## prince_enc
module prince_enc (
    input  wire         clk,
    input  wire         rst,         
    input  wire         in_valid,
    output wire         in_ready,
    input  wire [63:0]  plaintext,
    input  wire [127:0] key,         
    output reg          out_valid,
    output reg  [63:0]  ciphertext
);
    reg         v1;
    reg [63:0]  pt_r;
    reg [127:0] key_r;
    wire [63:0] ct;
    assign in_ready = 1'b1;
    always @(posedge clk) begin
        if (rst) begin
            v1        <= 1'b0;
            out_valid <= 1'b0;
        end else begin
            v1        <= in_valid;
            out_valid <= v1;
        end
    end
    always @(posedge clk) begin
        if (in_valid) begin
            pt_r  <= plaintext;
            key_r <= key;
        end
        if (v1)
            ciphertext <= ct;
    end
    prince_top u_prince (
        .plaintext  (pt_r),
        .key        (key_r),
        .ciphertext (ct)
    );
endmodule
make LEC_CHECK=0 CAP_MARGIN=20 CORE_MARGIN=2 CORE_UTILIZATION=46 PLACE_DENSITY=0.6 SLEW_MARGIN=20 finish   # period 21.4 ns
run.sh (not shown) runs the stock make flow with config.mk's settings and CLKGATE_MAP_FILE=.
The starting point completed with no timing, DRC or antenna violations.
Rerun with:
--- a/flow/config.mk
+++ b/flow/config.mk
@@ -7,0 +8 @@
+export ABC_AREA = 1
@@ -10 +11 @@
-export CORE_UTILIZATION = 46
+export CORE_UTILIZATION = 72
@@ -11,0 +13 @@
+export SETUP_SLACK_MARGIN = -1.22
==> flow/constraint.sdc (replaced) <==
create_clock -name core_clock -period 15.2 [get_ports {clk}]
set_input_delay 3.0400 -clock core_clock [delete_from_list [all_inputs] [get_ports {clk}]]
set_output_delay 3.0400 -clock core_clock [all_outputs]
set_load 0.01 [all_outputs]
- The new run died in global routing, error GRT-0116
- die size falls by about a fifth
- synthesized cell count rises by well over a third
- synthesized area rises by a quarter to a third
Rerun with:
--- a/flow/config.mk
+++ b/flow/config.mk
@@ -12,2 +12,3 @@
-export PLACE_DENSITY = 0.6
-export SETUP_SLACK_MARGIN = -1.22
+export CTS_CLUSTER_DIAMETER = 371
+export CTS_CLUSTER_SIZE = 17
+export SETUP_SLACK_MARGIN = 2.05
==> flow/constraint.sdc (replaced) <==
create_clock -name core_clock -period 9.83 [get_ports {clk}]
set_input_delay 1.9660 -clock core_clock [delete_from_list [all_inputs] [get_ports {clk}]]
set_output_delay 1.9660 -clock core_clock [all_outputs]
set_load 0.01 [all_outputs]
With this change the flow aborted during detailed placement.
Synthesized area does not change.
Die size does not change.
Synthesized cell count does not change.
Rerun with:
--- a/flow/config.mk
+++ b/flow/config.mk
@@ -9 +9 @@
-export CAP_MARGIN = 20
+export CAP_MARGIN = 15
@@ -12,3 +12,3 @@
-export CTS_CLUSTER_DIAMETER = 371
-export CTS_CLUSTER_SIZE = 17
-export SETUP_SLACK_MARGIN = 2.05
+export CTS_CLUSTER_SIZE = 10
+export PLACE_DENSITY = 0.6
+export SETUP_SLACK_MARGIN = 1.08
==> flow/constraint.sdc (replaced) <==
create_clock -name core_clock -period 15.2 [get_ports {clk}]
set_input_delay 3.0400 -clock core_clock [delete_from_list [all_inputs] [get_ports {clk}]]
set_output_delay 3.0400 -clock core_clock [all_outputs]
set_load 0.01 [all_outputs]
Result: This time the run failed in global routing; die area does not change; synthesized cell count is unchanged; area after synthesis is unchanged.

========
Starting RTL as in the previous note.
Settings: LEC_CHECK=0, CAP_MARGIN=20, CELL_PAD_IN_SITES_GLOBAL_PLACEMENT=2, CORE_ASPECT_RATIO=0.61, CORE_MARGIN=10, CORE_UTILIZATION=40, CTS_CLUSTER_SIZE=29, MAX_ROUTING_LAYER=met4, PLACE_DENSITY_LB_ADDON=0.22, SLEW_MARGIN=20, TNS_END_PERCENT=55; clock period 22.0 ns.
The first run passed the timing, DRC and antenna checks.
Then changed:
--- a/flow/config.mk
+++ b/flow/config.mk
@@ -8 +8 @@
-export CAP_MARGIN = 20
+export CAP_MARGIN = 0
@@ -10 +10 @@
-export CORE_ASPECT_RATIO = 0.61
+export CORE_ASPECT_RATIO = 0.7
@@ -13,0 +14,3 @@
+export GPL_ROUTABILITY_DRIVEN = 0
+export GPL_TIMING_DRIVEN = 0
+export HOLD_SLACK_MARGIN = -0.08
@@ -15,2 +18,4 @@
-export PLACE_DENSITY_LB_ADDON = 0.22
-export SLEW_MARGIN = 20
+export MIN_ROUTING_LAYER = met2
+export PLACE_DENSITY_LB_ADDON = 0.15
+export SETUP_SLACK_MARGIN = 0.51
+export SLEW_MARGIN = 25
==> flow/constraint.sdc (replaced) <==
create_clock -name core_clock -period 25.2 [get_ports {clk}]
set_input_delay 5.0400 -clock core_clock [delete_from_list [all_inputs] [get_ports {clk}]]
set_output_delay 5.0400 -clock core_clock [all_outputs]
set_load 0.01 [all_outputs]
The changed run died in global routing.
Synthesized cell count stays the same.
Die size barely changes.
Synthesized area stays the same.
Then changed:
==> flow/config.mk (replaced) <==
export PLATFORM = sky130hd
export DESIGN_NAME = prince_enc
export DESIGN_NICKNAME = prince_enc
export VERILOG_FILES = /design/flow/design.v
export SDC_FILE = /design/flow/constraint.sdc
export NUM_CORES = 4
export LEC_CHECK = 0
export CAP_MARGIN = 20
export CORE_MARGIN = 2
export CORE_UTILIZATION = 40
export PLACE_DENSITY = 0.6
export SLEW_MARGIN = 20
==> flow/constraint.sdc (replaced) <==
create_clock -name core_clock -period 21.4 [get_ports {clk}]
set_input_delay 4.2800 -clock core_clock [delete_from_list [all_inputs] [get_ports {clk}]]
set_output_delay 4.2800 -clock core_clock [all_outputs]
set_load 0.01 [all_outputs]
What happened: Now the flow ran to the end with no violations. Die area falls by 7.6%. Synthesized area does not change. Synthesized cell count stays the same.
Then changed:
--- a/flow/config.mk
+++ b/flow/config.mk
@@ -8 +8,2 @@
-export CAP_MARGIN = 20
+export ABC_AREA = 1
+export CAP_MARGIN = 40
@@ -10,2 +11,5 @@
-export CORE_UTILIZATION = 40
-export PLACE_DENSITY = 0.6
+export CORE_UTILIZATION = 72
+export CTS_CLUSTER_DIAMETER = 371
+export CTS_CLUSTER_SIZE = 17
+export HOLD_SLACK_MARGIN = 0.29
+export SETUP_SLACK_MARGIN = 2.05
==> flow/constraint.sdc (replaced) <==
create_clock -name core_clock -period 9.83 [get_ports {clk}]
set_input_delay 1.9660 -clock core_clock [delete_from_list [all_inputs] [get_ports {clk}]]
set_output_delay 1.9660 -clock core_clock [all_outputs]
set_load 0.01 [all_outputs]
With this change the flow died in detailed placement (DPL-0033).
Die size came out lower by 26%.
Area after synthesis grows by 33%.
Synthesized cell count rose by 140%.
Then changed:
==> flow/config.mk (replaced) <==
export PLATFORM = sky130hd
export DESIGN_NAME = prince_enc
export DESIGN_NICKNAME = prince_enc
export VERILOG_FILES = /design/flow/design.v
export SDC_FILE = /design/flow/constraint.sdc
export NUM_CORES = 4
export LEC_CHECK = 0
export CAP_MARGIN = 20
export CORE_MARGIN = 2
export CORE_UTILIZATION = 40
export CTS_CLUSTER_SIZE = 29
export SLEW_MARGIN = 20
export TNS_END_PERCENT = 55
==> flow/constraint.sdc (replaced) <==
create_clock -name core_clock -period 22.0 [get_ports {clk}]
set_input_delay 4.4000 -clock core_clock [delete_from_list [all_inputs] [get_ports {clk}]]
set_output_delay 4.4000 -clock core_clock [all_outputs]
set_load 0.01 [all_outputs]
This time the run completed without violations.
Synthesized area is lower by 25%.
Synthesized cell count is lower by 59%.
Die area went up by 34%.

========
prince_enc again, from the RTL that the note above started with.
export LEC_CHECK = 0
export CAP_MARGIN = 20
export CORE_MARGIN = 2
export CORE_UTILIZATION = 57
export SETUP_SLACK_MARGIN = -1.46
export SLEW_MARGIN = 20
export TNS_END_PERCENT = 5
create_clock -name core_clock -period 18.0 [get_ports {clk}]
The baseline completed and failed the layout checks on setup timing.
Rerun with:
--- a/flow/config.mk
+++ b/flow/config.mk
@@ -9,5 +9,4 @@
 export CORE_MARGIN = 2
-export CORE_UTILIZATION = 57
-export SETUP_SLACK_MARGIN = -1.46
+export CORE_UTILIZATION = 40
+export PLACE_DENSITY = 0.6
 export SLEW_MARGIN = 20
-export TNS_END_PERCENT = 5
==> flow/constraint.sdc (replaced) <==
create_clock -name core_clock -period 22.0 [get_ports {clk}]
set_input_delay 4.4000 -clock core_clock [delete_from_list [all_inputs] [get_ports {clk}]]
set_output_delay 4.4000 -clock core_clock [all_outputs]
set_load 0.01 [all_outputs]
The new run completed without violations; wire length decreases by about 4.7%; synthesized cell count does not change; count of clock-buffer cells in the layout falls by 4; die size rose by about 40%; non-clock buffer count came out lower by 1844; area after synthesis stays the same.

========
## try-sierra
prince_enc again, from the RTL that the note above started with.
Design prince_enc, start of the top module:
module prince_enc (
    input  wire         clk,
    input  wire         rst,         
    input  wire         in_valid,
    output wire         in_ready,
    input  wire [63:0]  plaintext,
    input  wire [127:0] key,         
    output reg          out_valid,
    output reg  [63:0]  ciphertext
);
==> flow/config.mk <==
export PLATFORM = sky130hd
export DESIGN_NAME = prince_enc
export DESIGN_NICKNAME = prince_enc
export VERILOG_FILES = /design/flow/design.v
export SDC_FILE = /design/flow/constraint.sdc
export NUM_CORES = 4
export LEC_CHECK = 0
export CAP_MARGIN = 20
export CORE_ASPECT_RATIO = 0.55
export CORE_MARGIN = 2
export CORE_UTILIZATION = 45
export CTS_CLUSTER_SIZE = 21
export HOLD_SLACK_MARGIN = 0.2
export MIN_ROUTING_LAYER = met1
export PLACE_DENSITY_LB_ADDON = 0.16
export SETUP_SLACK_MARGIN = -1.39
export SLEW_MARGIN = 20
==> flow/constraint.sdc <==
create_clock -name core_clock -period 14.2 [get_ports {clk}]
set_input_delay 2.8400 -clock core_clock [delete_from_list [all_inputs] [get_ports {clk}]]
set_output_delay 2.8400 -clock core_clock [all_outputs]
set_load 0.01 [all_outputs]
| try-sierra | all stages done | FAIL | negative setup slack |
### try-sierra -> try-zinc
Settings: CORE_ASPECT_RATIO now 1.74, was 0.55; CTS_CLUSTER_SIZE now 75, was 21; CORE_UTILIZATION now 70, was 45; CTS_CLUSTER_DIAMETER now 362, previously not set; the clock period (ns, I/O delays scaled along) now 18.1, was 14.2.
Results
try-sierra ran in full, but the layout does not pass; the checks complain about negative setup slack.
try-zinc: aborted in global routing (tool error)
Diff try-sierra -> try-zinc | buffer count from post-CTS setup fixing | decrease of 89
try-zinc vs. try-sierra: routability-driven placement congestion ratio up about 8%, number of H-tree branching levels flat.
The pre-placement core utilization number comes out lower for try-sierra vs try-zinc.
Note that the standard cell core area recorded for try-sierra amounts to 1.5 times the value seen in try-zinc.
From try-sierra to try-zinc the numbers moved as follows: die footprint lower, number of cell rows higher.
--- input diff try-zinc..try-amber ---
Settings: MIN_ROUTING_LAYER: met1 -> unset; PLACE_DENSITY: unset -> 0.6; HOLD_SLACK_MARGIN: 0.2 -> unset; CTS_CLUSTER_DIAMETER: 362 -> 381; SETUP_SLACK_MARGIN: -1.39 -> -1.17; PLACE_DENSITY_LB_ADDON: 0.16 -> unset; CORE_ASPECT_RATIO: 1.74 -> unset; CTS_CLUSTER_SIZE: 75 -> 20; the clock period (ns, I/O delays scaled along): 18.1 -> 11.8.
--- outcome ---
detailed placement: try-amber exited with error. Comparing floorplan die width for try-amber and try-zinc, the bigger number came from try-amber. From try-amber to try-zinc, post-synthesis cell count did not move at all. Compared try-zinc against try-amber; sequential fraction of the synthesis area within noise. try-amber and try-zinc ended up with nearly the same area enclosed by the die boundary. Area of the placeable core of try-amber is on par with try-zinc. As far as post-synthesis net count goes, try-zinc and try-amber are indistinguishable; the numbers are identical. Of try-amber and try-zinc, the lower routability congestion estimate from global placement belongs to try-amber.
> inputs changed (try-amber -> try-juniper)
Settings: a change of CTS_CLUSTER_SIZE from 20 to 29; an added CELL_PAD_IN_SITES_GLOBAL_PLACEMENT of 2; an added TNS_END_PERCENT of 55; an added MAX_ROUTING_LAYER of met4; a change of CORE_UTILIZATION from 70 to 40; a deleted CTS_CLUSTER_DIAMETER that had been 381; a deleted SETUP_SLACK_MARGIN that had been -1.17; a deleted PLACE_DENSITY that had been 0.6; a change of the clock period (ns, I/O delays scaled along) from 11.8 to 22.0.
## What came out
Post-synthesis cell area came out exactly the same in try-amber and try-juniper.
Relative to try-amber, the placement row count measured on try-juniper has increased by more than a quarter.
Compared try-amber against try-juniper; post-synth net total within noise.
In the reports for try-amber and try-juniper, the smaller initial standard-cell utilization of the core belongs to try-juniper.
Reported for try-amber and try-juniper, synthesized cell count turned out identical to the last digit.
Floorplan die width of try-juniper exceeds that of try-amber by more than a quarter.
try-amber is listed as incomplete: the tool reported an error in detailed placement and the run ended there.
try-juniper has completed all stages; timing, DRC and antenna checks passed.
try-amber has lower total die size than try-juniper.
In try-juniper, final estimated routing congestion in global placement is lower than in try-amber.

========
Setup of run 1:
prince_enc again, from the RTL that the note above started with.
Settings: LEC_CHECK=0, CAP_MARGIN=20, CORE_MARGIN=2, CORE_UTILIZATION=66, SLEW_MARGIN=20; clock period 17.6 ns.
Run 1 never completed, since it errored out during clock tree synthesis.
Edits applied to the flow inputs when going from run 1 to run 2:
- a change of CORE_UTILIZATION from 66 to 65
- a change of the clock period (ns, I/O delays scaled along) from 17.6 to 9.83
--- outcome ---
Run 2 failed in clock tree synthesis with DPL-0038.
Between run 2 and run 1, it is run 2 whose die height is higher, by 2.4 um.
Going from run 1 to run 2, post-synthesis net count did not really move, chip area line of the yosys report now sits at about the same level.
> inputs changed (run 2 -> run 3)
- changing CORE_UTILIZATION from 65 to 66
- changing the clock period (ns, I/O delays scaled along) from 9.83 to 17.4
--- outcome ---
- Flow for run 3 halted at clock tree synthesis, error code DPL-0033.
- Run 3 -> run 2: mapped cell area delta 0, exact match
- The post-detailed-placement cell area reported for run 3 is smaller than that of run 2 by 1100 sq um.
- Detailed-placement wirelength estimate: run 2 and run 3 compared, lower one is run 3
- From run 2 to run 3 the numbers moved as follows: count of standard-cell rows decreased by 1 relative to the old numbers; initial standard-cell utilization of the core increased by 1.1 points relative to the old numbers.

========
== pepper ==
Starting RTL as in the previous note.
Settings: LEC_CHECK=0, CAP_MARGIN=20, CELL_PAD_IN_SITES_DETAIL_PLACEMENT=1, CELL_PAD_IN_SITES_GLOBAL_PLACEMENT=0, CORE_MARGIN=2, CORE_UTILIZATION=40, CTS_CLUSTER_DIAMETER=252, CTS_CLUSTER_SIZE=35, MIN_ROUTING_LAYER=met2, PLACE_DENSITY_LB_ADDON=0.03, SLEW_MARGIN=10; clock period 12.5 ns.
As the logs show, pepper stopped at global routing (5_1_grt) after a tool error, so it never reached the end of the flow.
> inputs changed (pepper -> raven)
- CELL_PAD_IN_SITES_GLOBAL_PLACEMENT changed from 0 to 2
- SLEW_MARGIN changed from 10 to 25
- CTS_CLUSTER_DIAMETER removed (was 252)
- CORE_MARGIN changed from 2 to 10
- TNS_END_PERCENT newly set to 55
- CELL_PAD_IN_SITES_DETAIL_PLACEMENT removed (was 1)
- CTS_CLUSTER_SIZE changed from 35 to 29
- MAX_ROUTING_LAYER newly set to met4
- PLACE_DENSITY_LB_ADDON changed from 0.03 to 0.22
- GPL_TIMING_DRIVEN newly set to 0
- CORE_ASPECT_RATIO newly set to 0.61
- the clock period (ns, I/O delays scaled along) changed from 12.5 to 22.0
==> results <==
Reported for raven and pepper, portion of the post-synthesis area used by sequential elements turned out identical to the last digit.
Diff pepper..raven | floorplan-stage core utilization | negligible
The buffers inserted during post-CTS setup optimization in raven was lower than what pepper gave.
Measured against each other, raven and pepper differ in die area, the higher figure coming from raven.
For the horizontal extent of the die, raven came in 32% higher than pepper did.
raven did not make it past global routing (5_1_grt), where a tool error ended it.
raven vs pepper — row count dropped 22%.
As far as count of different cell masters after synthesis goes, raven and pepper are indistinguishable; the numbers are identical.
Number of resized instances in the post-cts repair step: raven < pepper
Clock buffer count from CTS (lower): pepper
Taking pepper as the reference, in raven instance area after placement has decreased, height of the die went down about 18%.
